## cordic_sincos
module cordic_sincos(
	input clk,
	input rst,
	input start,
	input [15:0] z0,
	output ready,
	output reg done,
	output [15:0] x,
	output [15:0] y
	);
For scale: about 900 cells after synthesis, roughly 68 flip-flops.
clock: 5.0 ns
lec_check: 0
abc_area: 1
cap_margin: 35
cell_pad_in_sites_global_placement: 2
core_margin: 2
core_utilization: 40
cts_cluster_diameter: 168
gpl_timing_driven: 0
max_routing_layer: met4
slew_margin: 0
tns_end_percent: 40
run.sh (not shown) runs the stock make flow with config.mk's settings and CLKGATE_MAP_FILE=.
The starting point finished clean.
Change:
==> flow/config.mk (replaced) <==
export PLATFORM = sky130hd
export DESIGN_NAME = cordic_sincos
export DESIGN_NICKNAME = cordic_sincos
export VERILOG_FILES = /design/flow/design.v
export SDC_FILE = /design/flow/constraint.sdc
export NUM_CORES = 4
export LEC_CHECK = 0
export ABC_AREA = 1
export CAP_MARGIN = 20
export CORE_ASPECT_RATIO = 0.5
export CORE_MARGIN = 2
export CORE_UTILIZATION = 47
export CTS_CLUSTER_DIAMETER = 209
export CTS_CLUSTER_SIZE = 99
export SLEW_MARGIN = 20
export TNS_END_PERCENT = 15
The new run finished clean.
Sequential share of layout area increases by 1.3 points.
Setup slack improves by 0.21 ns.
Power decreases by 4.5%.
Die area decreases by 14%.
Area after synthesis stays the same.
Fmax increases by 5.7%.
Change:
--- a/flow/config.mk
+++ b/flow/config.mk
@@ -8,9 +8,5 @@
 export ABC_AREA = 1
 export CAP_MARGIN = 20
-export CORE_ASPECT_RATIO = 0.5
 export CORE_MARGIN = 2
-export CORE_UTILIZATION = 47
-export CTS_CLUSTER_DIAMETER = 209
-export CTS_CLUSTER_SIZE = 99
+export CORE_UTILIZATION = 66
 export SLEW_MARGIN = 20
-export TNS_END_PERCENT = 15
==> flow/constraint.sdc (replaced) <==
create_clock -name core_clock -period 5.11 [get_ports {clk}]
set_input_delay 1.0220 -clock core_clock [delete_from_list [all_inputs] [get_ports {clk}]]
set_output_delay 1.0220 -clock core_clock [all_outputs]
set_load 0.01 [all_outputs]
Non-clock buffer count decreases by 1.
Sequential power stays flat.
Count of clock-buffer cells in the layout grows by 1.
Wire length drops by a few percent.
Synthesized area stays the same.
Worst setup slack is worse by 0.23 ns.
Synthesized cell count does not change.
Die size falls by a quarter to a third.
Sequential cell count does not change.
Critical path depth is higher by 5.

========
## build 42
cordic_sincos again, from the RTL that the note above started with.
make LEC_CHECK=0 CAP_MARGIN=20 CORE_ASPECT_RATIO=0.5 CORE_MARGIN=2 CORE_UTILIZATION=72 CTS_CLUSTER_DIAMETER=348 CTS_CLUSTER_SIZE=97 SETUP_SLACK_MARGIN=1.45 SLEW_MARGIN=20 finish   # period 4.97 ns
What build 48 does differently from build 42 at the input level:
- a deleted CTS_CLUSTER_SIZE that had been 97
- a deleted CORE_ASPECT_RATIO that had been 0.5
- a deleted CTS_CLUSTER_DIAMETER that had been 348
- a change of CORE_UTILIZATION from 72 to 64
- a deleted SETUP_SLACK_MARGIN that had been 1.45
- a change of the clock period (ns, I/O delays scaled along) from 4.97 to 3.65
==> results <==
Build 48 ran in full, but the layout does not pass; the checks complain about negative setup slack. Compared to build 42, build 48 has area added between synthesis and finish 9.6 points higher. Sort build 48 and build 42 by sequential share of layout area desc -> top: build 42. Lower largest voltage drop on the vdd net was reported by build 42, not build 48. [compare] base=build 42 new=build 48: cell area power density rose by 180 nW/um^2, met3 wirelength from detailed routing fell by 46 um, setup slack fell by 1.26 ns, combinational gate area rose by 0.56%, power after layout rose by 1.9 mW. Going from build 42 to build 48, vertical die dimension grows by 47%. Diff build 48..build 42 | simple-gate share of the synthesized area | unchanged. The internal power component in build 48 sits about 40% above the value recorded for build 42.
Input-level comparison between build 69 and build 48:
- changing CORE_UTILIZATION from 64 to 72
- setting PLACE_DENSITY_LB_ADDON to 0.25 for the first time
- changing the clock period (ns, I/O delays scaled along) from 3.65 to 4.15
--- outcome ---
On clock-buffer cell count: build 69 sits above build 48.
From build 48 to build 69 the numbers moved as follows: overall power after layout moved down, worst clock skew on the final layout moved up, largest net degree at the start of global routing moved up, area of the synthesized netlist per yosys stat level, power density relative to cell area moved down.
The layout from build 69, despite a flow that completed every stage, fails the layout checks, with the failing checks listed as negative setup slack.
Detailed route, build 69 vs build 48: via total lower for build 69
Clock network contribution to total cell area in build 69 is 0.41 points below build 48.
Relative to build 48, the routed wire length measured on build 69 has decreased by more than 10%.
Going from build 48 to build 69, share of total power in combinational logic saw a decrease; register share after synthesis saw little to no change.
What build 87 does differently from build 69 at the input level:
- SETUP_SLACK_MARGIN: unset -> 1.01
- CAP_MARGIN: 20 -> 40
- PLACE_DENSITY_LB_ADDON: 0.25 -> unset
- the clock period (ns, I/O delays scaled along): 4.15 -> 3.98
Findings:
Build 87 finished every stage; the final checks, however, were not passed, the failures being negative setup slack. [compare] base=build 69 new=build 87: final cycle utilization of the critical path rose by 3.6 points; fraction of area in clock buffers and inverters ~0 delta; worst-case setup slack after placement fell by 0.29 ns. Taking build 69 as the reference point, the clock tree skew after final layout of build 87 falls by 0.0056 ns. Between build 69 and build 87, the difference in share of the core filled by cells before placement is negligible.
The inputs of build 17 differ from those of build 87 as listed below.
- a deleted SETUP_SLACK_MARGIN that had been 1.01
- a change of CAP_MARGIN from 40 to 20
- a change of CORE_UTILIZATION from 72 to 40
- a change of the clock period (ns, I/O delays scaled along) from 3.98 to 4.75
Findings:
Every stage of the flow completed for build 17, and the final layout passed the timing, DRC and antenna checks. Build 87 → build 17: number of vias in the routed layout -17%, number of filler cells placed in the layout +1172. The higher initial standard-cell utilization of the core of build 87 and build 17 is in build 87. Going from build 87 to build 17, combinational logic power shrinks by 41%. Build 17 against build 87: number of clock-tree buffers in the layout went up 1; switching part of the total power went down 3.0 points; utilization went down 45 points. Re final worst-path setup slack: build 87 was lower than build 17. Build 17 vs. build 87: global-route usage went down by 21 points. On final worst hold slack, build 87 tracks build 17 almost exactly.
What build 22 does differently from build 17 at the input level:
- CORE_UTILIZATION: 40 -> 19
[summary]
Build 22: final hold slack higher than build 17. Build 22: largest stage delay on the critical path is 0.09 ns lower than what build 17 reported. In the flow results for build 22 and build 17, the count of plain and timing-repair buffers in the layout is smaller on build 17. Between build 22 and build 17, the first-pass GRT wire length is higher for build 22.
Power and IR drop assume default switching activity.
